Setup of run 1:
==> flow/design.v <==
module datapath(input clk, reset, weCU, buffIRCU, buffAHCU,
                input buffALCU, buffRCU, srcbmuxCU, adrmuxCU,
			       input [1:0] acmuxCU, pcmuxCU,
			       input [2:0] aluopCU,
			       input [7:0] memdata,
			       output [15:0] address,
			       output [7:0] writedata, instrCU,
			       output zeroCU);
wire [7:0]  adrHout, buffIRout, buffAHout, buffALout, srcbmuxout;
wire [7:0]  acout, acmuxout, rout, buffRout, aluout;
wire [15:0] pcout, pcaddout, mdaout, pcmuxout, adrmuxout;
flopr #(8) IR(clk, reset, buffIRout, instrCU);
flopr #(8) adrH(clk, reset, buffAHout, adrHout);
buff buffIR(clk, reset, memdata, buffIRCU, buffIRout);
buff buffadrH(clk, reset, memdata, buffAHCU, buffAHout);
buff buffadrL(clk, reset, memdata, buffALCU, buffALout);
mux3 #(8) acmux(aluout, memdata, rout, acmuxCU, acmuxout);
flopr #(8) AC(clk, reset, acmuxout, acout);
flopr #(8) R(clk, reset, buffRout, rout);
buff buffR(clk, reset, acout, buffRCU, buffRout);
mux2 #(8) srcbmux(rout, 8'b00000001, srcbmuxCU, srcbmuxout);
alu alu(acout, srcbmuxout, aluopCU, aluout, zeroCU);
flopr #(16) PC(clk, reset, pcmuxout, pcout);
mux3 #(16) pcmux(pcout, pcaddout, {adrHout, buffALout}, pcmuxCU, pcmuxout);
adder pcadder(pcout, 16'b000000000000001, pcaddout);
flopr #(16) MDA(clk, reset, {adrHout, buffALout}, mdaout);
mux2 #(16) addressmux(pcout, mdaout, adrmuxCU, adrmuxout);
assign address = adrmuxout;
assign writedata = aluout;
endmodule
module mux2 # (parameter WIDTH = 8)
(input  [WIDTH-1:0] a0, a1,
 input s,
 output [WIDTH-1:0] y);
  assign y = s ? a1 : a0;
endmodule
module mux3 # (parameter WIDTH = 8)
(input  [WIDTH-1:0] a0, a1, a2,
 input  [1:0] s,
 output [WIDTH-1:0] y);
  assign y = s[1] ? a2 : (s[0] ? a1 : a0); 
endmodule
module flopr # (parameter WIDTH = 8)
(input clk, reset,
 input [WIDTH-1:0] d,
 output reg [WIDTH-1:0] q);
 always @ (posedge clk, posedge reset)
   if (reset) q <= 0;
   else q <= d;
endmodule
module buff(input clk, reset, input[7:0] a, input s, output [7:0] y);
  reg [7:0] q;
  assign y = (s == 1) ? a : q;
  always @ (posedge clk, posedge reset)
    if (reset) q <= 0;
    else q <= y;
endmodule
module adder(input [15:0] a, b, output [15:0] y);
assign y = a + b;
endmodule
module alu (a, b, sel, out, zero);
    input [7:0] a,b;
    input [2:0] sel; 
    output reg [7:0] out;
    output reg zero;
    always @ (*) 
    begin 
        case(sel) 
		      3'b000:   
	begin
		out = a; 
		if (out == 0) zero = 1;  
		else zero = 0; 
          end
            3'b001:   
	begin
		out = a+b;  
		if (out == 0)
		 zero = 1;  
		else
		zero = 0;
          end     
            3'b010:   
	begin
		out = a-b;  
		if (out == 0) zero = 1;  
		else zero = 0;
          end 
            3'b011:   
	begin
		out = 0; 
		zero = 1;
          end
			   3'b100:   
	begin
		out = a & b; 
		if (out == 0)
		 zero = 1;  
		else
		zero = 0;
          end
		     3'b101:   
	begin
		out = a | b; 
		if (out == 0) zero = 1;  
		else zero = 0; 
          end
			  3'b110:   
	begin
		out = a ^ b; 
		if (out == 0) zero = 1;  
		else zero = 0; 
          end		 
			  3'b111:   
	begin
		out = ~a; 
		if (out == 0) zero = 1;  
		else zero = 0; 
          end
        endcase
    end
endmodule
module controller(input clk, reset, zflag, 
                  input [7:0] opcode, 
						output buffIR, buffAH, buffAL, buffR, srcbmux, adrmux, we,
			         output [1:0] pcmux, acmux, 
						output [2:0] aluop);
  maindec md(clk, reset, zflag, opcode, buffAL, buffR, buffIR, buffAH, srcbmux, adrmux, we, pcmux, acmux, aluop);
endmodule
module maindec(input clk, reset, zflag, 
               input [7:0] opcode, 
					output buffAL, buffR, buffIR, buffAH, srcbmux, adrmux, we,
			      output [1:0] pcmux, acmux,
					output [2:0] aluop);
  reg [13:0] controls;
  reg [3:0] state, nextstate;
  assign {buffAL, buffAH, buffIR, acmux, buffR, srcbmux, aluop, pcmux, adrmux, we} = controls;
  parameter fetch = 4'b0000;
  parameter decode = 4'b0001;
  parameter getah = 4'b0010;
  parameter getal = 4'b0011;
  parameter loaddata = 4'b0100;
  parameter storedata = 4'b0101;
  parameter jumpinstr = 4'b0110;
  parameter alu = 4'b0111;
  parameter r_to_ac = 4'b1000;
  parameter ac_to_r = 4'b1001;
  parameter ahfetch = 4'b1010;
  parameter pcinc = 4'b1011;
  parameter NOP = 8'h00;
  parameter LDAC = 8'h01;
  parameter STAC = 8'h02;
  parameter MVAC = 8'h03;
  parameter MOVR = 8'h04;
  parameter JUMP = 8'h05;
  parameter JMPZ = 8'h06;
  parameter JPNZ = 8'h07;
  parameter ADD = 8'h08;
  parameter SUB = 8'h09;
  parameter INAC = 8'h0A;
  parameter CLAC = 8'h0B;
  parameter AND = 8'h0C;
  parameter OR = 8'h0D;
  parameter XOR = 8'h0E;
  parameter NOT = 8'h0F;
  always @(posedge clk, posedge reset)
    if (reset)  state <= fetch;
	 else        state <= nextstate;
  always @(*)
  begin  
    case(state)
	   fetch: nextstate <= decode;
		decode: case(opcode)
		          NOP: nextstate <= pcinc;
					 LDAC: nextstate <= ahfetch;
					 STAC: nextstate <= ahfetch;
					 MVAC: nextstate <= ac_to_r;
					 MOVR: nextstate <= r_to_ac;
					 JUMP: nextstate <= ahfetch;
					 JMPZ: nextstate <= ahfetch;
					 JPNZ: nextstate <= ahfetch;
					 default: nextstate <= alu;
				 endcase
		 getah: nextstate <= getal;
		 getal: if (opcode == STAC)      nextstate <= storedata;
		        else if (opcode == LDAC) nextstate <= loaddata;
				  else if ((opcode == JMPZ) & ~zflag) nextstate <= pcinc;
				  else if ((opcode == JPNZ) & zflag)  nextstate <= pcinc;
				  else                     nextstate <= jumpinstr;
		 jumpinstr: nextstate <= fetch;
		 storedata: nextstate <= fetch;
		 loaddata: nextstate <= fetch;
		 ac_to_r: nextstate <= fetch;
		 r_to_ac: nextstate <= fetch;
		 alu: nextstate <= fetch;
		 ahfetch: nextstate <= getah;
		 pcinc: nextstate <= fetch;
		 default: nextstate <= fetch;
	 endcase
  end
  always @(*)
  begin
    case(state)
	   fetch: controls <= 14'b00100000000000;
		decode: controls <= 14'b00000000000000;
		getah: controls <= 14'b01000000000100;
		getal: controls <= 14'b10000000000000;
		storedata: controls <= 14'b00000000000111;
		loaddata: controls <=  14'b00001000000110;
		ac_to_r: controls <= 14'b00000100000100;
		r_to_ac: controls <= 14'b00010000000100;
		jumpinstr: controls <= 14'b00000000001010;
		ahfetch: controls <= 14'b00000000000100;
		pcinc: controls <= 14'b00000000000100;
		alu:
		begin
		  case(opcode)
		    ADD: controls <= 14'b00000000010100;
			 SUB: controls <= 14'b00000000100100;
			 INAC: controls <= 14'b00000010010100;
			 CLAC: controls <= 14'b00000000110100;
			 AND: controls <= 14'b00000001000100;
			 OR: controls <= 14'b00000001010100;
			 XOR: controls <= 14'b00000001100100;
			 NOT: controls <= 14'b00000001110100;
			 default: controls <= 14'b00000000000000;
		  endcase
		end
		default: controls <= 14'b00000000000000;
    endcase
  end
endmodule
module smm(input clk, reset,
           input [7:0] readdata,
           output we, 
			  output [15:0] address,
			  output [7:0] writedata);
wire buffR, buffIR, buffAH, mdamux, buffAL, adrmux, srcbmux;
wire [1:0] pcmux, acmux;
wire [2:0] aluop;
wire [15:0] addr;
wire [7:0] wdata, instr;
wire zero;
datapath dp(clk, reset, we, buffIR, buffAH, buffAL, buffR, srcbmux, adrmux, acmux, pcmux, aluop, readdata, addr, wdata, instr, zero);
controller cu(clk, reset, zero, instr, buffIR, buffAH, buffAL, buffR, srcbmux, adrmux, we, pcmux, acmux, aluop);
assign writedata = wdata;
assign address = addr;
endmodule
Settings: LEC_CHECK=0, ABC_AREA=1, CAP_MARGIN=20, CORE_MARGIN=2, CORE_UTILIZATION=69, CTS_CLUSTER_DIAMETER=237, CTS_CLUSTER_SIZE=23, PLACE_DENSITY=0.6, SETUP_SLACK_MARGIN=-0.27, SLEW_MARGIN=20; clock period 2.84 ns.
run.sh (not shown) runs the stock make flow with config.mk's settings and CLKGATE_MAP_FILE=.
Run 1 did not finish; a tool error ended it in 5_1_grt.
Edits applied to the flow inputs when going from run 1 to run 2:
- clearing CTS_CLUSTER_DIAMETER, which used to be 237
- swapping 23 for 34 in CTS_CLUSTER_SIZE
- swapping -0.27 for -0.21 in SETUP_SLACK_MARGIN
- swapping 2.84 for 3.88 in the clock period (ns, I/O delays scaled along)
Notes after the runs:
- No crash in run 2: every stage finished, but the layout fails its final checks due to setup timing.
- Status: run 1 FAILED at 5_1_grt (tool error)
- Diff run 2..run 1 | average instance area after synthesis | negligible
- Number of nets produced by synthesis: run 2 vs run 1 identical
- Run 2 vs. run 1: summed standard-cell area reported by yosys comparable, placeable core region did not really move.
- Reported for run 2 and run 1, fraction of registers with async set or reset after synthesis turned out identical to the last digit.
- When run 2 is set beside run 1, its half-perimeter wire length of the detailed placement result turns out to be 1.2 mm smaller.
- Run 2 and run 1 ended up with nearly the same arithmetic-cell share of the synthesized area counting full adders, half adders and majority gates.
- Diff run 1..run 2 | die area | unchanged
Input-level comparison between run 3 and run 2:
- a deleted ABC_AREA that had been 1
- a deleted CTS_CLUSTER_SIZE that had been 34
- a change of CORE_UTILIZATION from 69 to 40
- a deleted SETUP_SLACK_MARGIN that had been -0.21
- a change of the clock period (ns, I/O delays scaled along) from 3.88 to 4.93
Findings:
Run 3 reached the end of the flow, and the finished layout is clean on the timing, design-rule and antenna checks. Changes observed in run 3 relative to run 2: power went down 19%; clock power share now sits higher. The lower ratio of routed vias to standard cells came out of run 3. Run 3 vs. run 2: wire length on met2 now smaller; wire length now smaller.
Input changes introduced in run 4 (baseline for comparison: run 3):
- PLACE_DENSITY removed (was 0.6)
- CORE_UTILIZATION changed from 40 to 58
- the clock period (ns, I/O delays scaled along) changed from 4.93 to 2.65
Notes after the runs:
- Taking run 3 as the reference, in run 4 fraction of met2 tracks used by global routing increased 32 points; design area picked up an extra 28%; post-layout utilization of the core +43 points; total setup buffers inserted after CTS went up; routed wire length climbed 62%.
- Comparing run 4 and run 3, the higher worst-case setup slack after placement was measured on run 3.
- Compared with run 3, run 4 shows a share of power burned in combinational logic that is 13 points higher.
- Delta(chip footprint, run 4 - run 3) < 0
- The final report for run 4 shows a completed flow and a layout that fails verification, specifically setup timing.
- Final-stage net count: run 4 > run 3
- Run 4 has less setup slack than run 3.
Input-level comparison between run 5 and run 4:
- CORE_UTILIZATION now 55, was 58
- SETUP_SLACK_MARGIN now 0.72, previously not set
- CTS_CLUSTER_SIZE now 37, previously not set
- TNS_END_PERCENT now 5, previously not set
## What came out
Every stage of run 5 finished as expected; the final checks, on the other hand, flagged setup timing, which means the layout fails. Lower initial antenna violation count goes to run 5 over run 4. Going from run 4 to run 5, largest driver fanout on the critical path saw a decrease; relative area change from synthesis to final layout has decreased; worst hold-check slack now sits higher; number of global-route vias before repair decreased by 260 relative to the old numbers; arrival time of the worst setup path has decreased. Run 4 -> run 5: global route total overflow delta 0, exact match. Die area (run 5 vs. run 4) increases by a few percent. Sort run 5 and run 4 by total length of routed wires, descending, and run 4 comes first. Diff run 4 -> run 5 | placer congestion estimate | increase of about 3%.
### run 5 -> run 6
- an added MIN_ROUTING_LAYER of met2
- a deleted CTS_CLUSTER_SIZE that had been 37
- a deleted TNS_END_PERCENT that had been 5
- a change of CORE_UTILIZATION from 55 to 56
- an added CELL_PAD_IN_SITES_DETAIL_PLACEMENT of 2
- a deleted SETUP_SLACK_MARGIN that had been 0.72
- a change of the clock period (ns, I/O delays scaled along) from 2.65 to 5.0
Results
- Total core area (run 6 vs. run 5) decreases by a few percent
- As far as total cell area reported by yosys after synthesis is concerned, run 6 and run 5 perform about the same.
- Compare run 5 and run 6 | die span in y lower: run 6
- Run 6: aborted in 3_5_place_dp (tool error)
- On run 6: placement row count is 1 lower than what run 5 gave.
- Comparing run 6 against run 5, there is no change at all in synthesized cell count.
- Run 6 vs. run 5: final weighted congestion in routability-driven placement went up by about 10%.
- Summary — die size, run 6 relative to run 5: lower, by about 1.7%.
- From run 6 to run 5, area fraction in mux cells did not move at all.


RTL: the design.v shown in full above, as it stands there.
clock: 3.49 ns
lec_check: 0
abc_area: 1
cap_margin: 40
core_margin: 2
core_utilization: 72
cts_cluster_diameter: 364
cts_cluster_size: 34
hold_slack_margin: 0.27
place_density: 0.8
setup_slack_margin: -0.21
slew_margin: 20
The starting point ran to the end with violations: setup timing.
Rerun with:
Settings changed: CAP_MARGIN 40 to 10, CTS_CLUSTER_DIAMETER 364 to unset, HOLD_SLACK_MARGIN 0.27 to unset, PLACE_DENSITY 0.8 to 0.6.
Clock period 3.49 ns to 3.39 ns, I/O delays scaled along.
Result: The changed run died in global routing (5_1_grt); synthesized area stays the same; die size stays the same; synthesized cell count is unchanged.
Rerun with:
Settings changed: ABC_AREA 1 to unset, CAP_MARGIN 10 to 20, CTS_CLUSTER_SIZE 34 to 17, PLACE_DENSITY 0.6 to unset, PLACE_DENSITY_LB_ADDON set to 0.2, SETUP_SLACK_MARGIN -0.21 to unset.
Clock period 3.39 ns to 3.22 ns, I/O delays scaled along.
Now the flow stopped in clock tree synthesis (4_1_cts) on DPL-0038.
Synthesized cell count falls by about 26%.
Area after synthesis falls by 3.4%.
Die area falls by 3.3%.
Rerun with:
Settings changed: CORE_UTILIZATION 72 to 69, PLACE_DENSITY set to 0.67, PLACE_DENSITY_LB_ADDON 0.2 to unset.
Clock period 3.22 ns to 3.34 ns, I/O delays scaled along.
This time the run never finished: it broke off in global routing (5_1_grt).
Area after synthesis is unchanged.
Synthesized cell count stays the same.
Die size increases by 4.1%.


## v29
// smm: RTL as listed in full above, without the edits since
make LEC_CHECK=0 CAP_MARGIN=35 CORE_MARGIN=2 CORE_UTILIZATION=52 CTS_CLUSTER_DIAMETER=232 CTS_CLUSTER_SIZE=100 PLACE_DENSITY=0.86 SETUP_SLACK_MARGIN=-0.5 SLEW_MARGIN=20 TNS_END_PERCENT=10 finish   # period 5.0 ns
Although it ran to completion, v29 produced a layout that fails the final checks because of setup timing.
For v50, these inputs were changed with respect to v29:
- PLACE_DENSITY: 0.86 -> 0.41
- CAP_MARGIN: 35 -> 20
- CORE_UTILIZATION: 52 -> 48
- SETUP_SLACK_MARGIN: -0.5 -> unset
- CTS_CLUSTER_SIZE: 100 -> 98
- MAX_ROUTING_LAYER: unset -> met4
- CTS_CLUSTER_DIAMETER: 232 -> 389
- ABC_AREA: unset -> 1
- CORE_MARGIN: 2 -> 9
- CORE_ASPECT_RATIO: unset -> 1.8
- TNS_END_PERCENT: 10 -> 40
==> comparison <==
v50 vs v29 — chip width dropped by a few percent
Re number of global-route vias before repair: v50 is about 7.5% up on v29.
The clock latency on the worst-skew pair on v29 is in line with that on v50.
v50: PASS, flow complete, no timing, DRC or antenna violations
Non-filler instance count after layout in v50 is 177 higher than in v29
Via count (v29 / v50): 0.936
| HPWL after detailed placement | v50 vs v29 | worse |
Routed wire length: v50 > v29
For v59, these inputs were changed with respect to v50:
- swapping 98 for 100 in CTS_CLUSTER_SIZE
- swapping 9 for 2 in CORE_MARGIN
- clearing MAX_ROUTING_LAYER, which used to be met4
- clearing CORE_ASPECT_RATIO, which used to be 1.8
- swapping 389 for 232 in CTS_CLUSTER_DIAMETER
- swapping 0.41 for 0.82 in PLACE_DENSITY
- swapping 48 for 52 in CORE_UTILIZATION
- swapping 40 for 10 in TNS_END_PERCENT
- putting SETUP_SLACK_MARGIN at -0.5 where nothing was set
- clearing ABC_AREA, which used to be 1
- v59 completed end to end; final checks failed (setup timing).
- Relative to v50, v59 improves global-route wire length before repair.
- Total of clock buffers placed in the layout: v59 and v50 compared, higher one is v50
- Summary of v59 over v50: clock period minus worst slack +0.35 ns, data arrival time at the worst-slack endpoint went up.
Power is estimated from default activity; no workload was simulated.
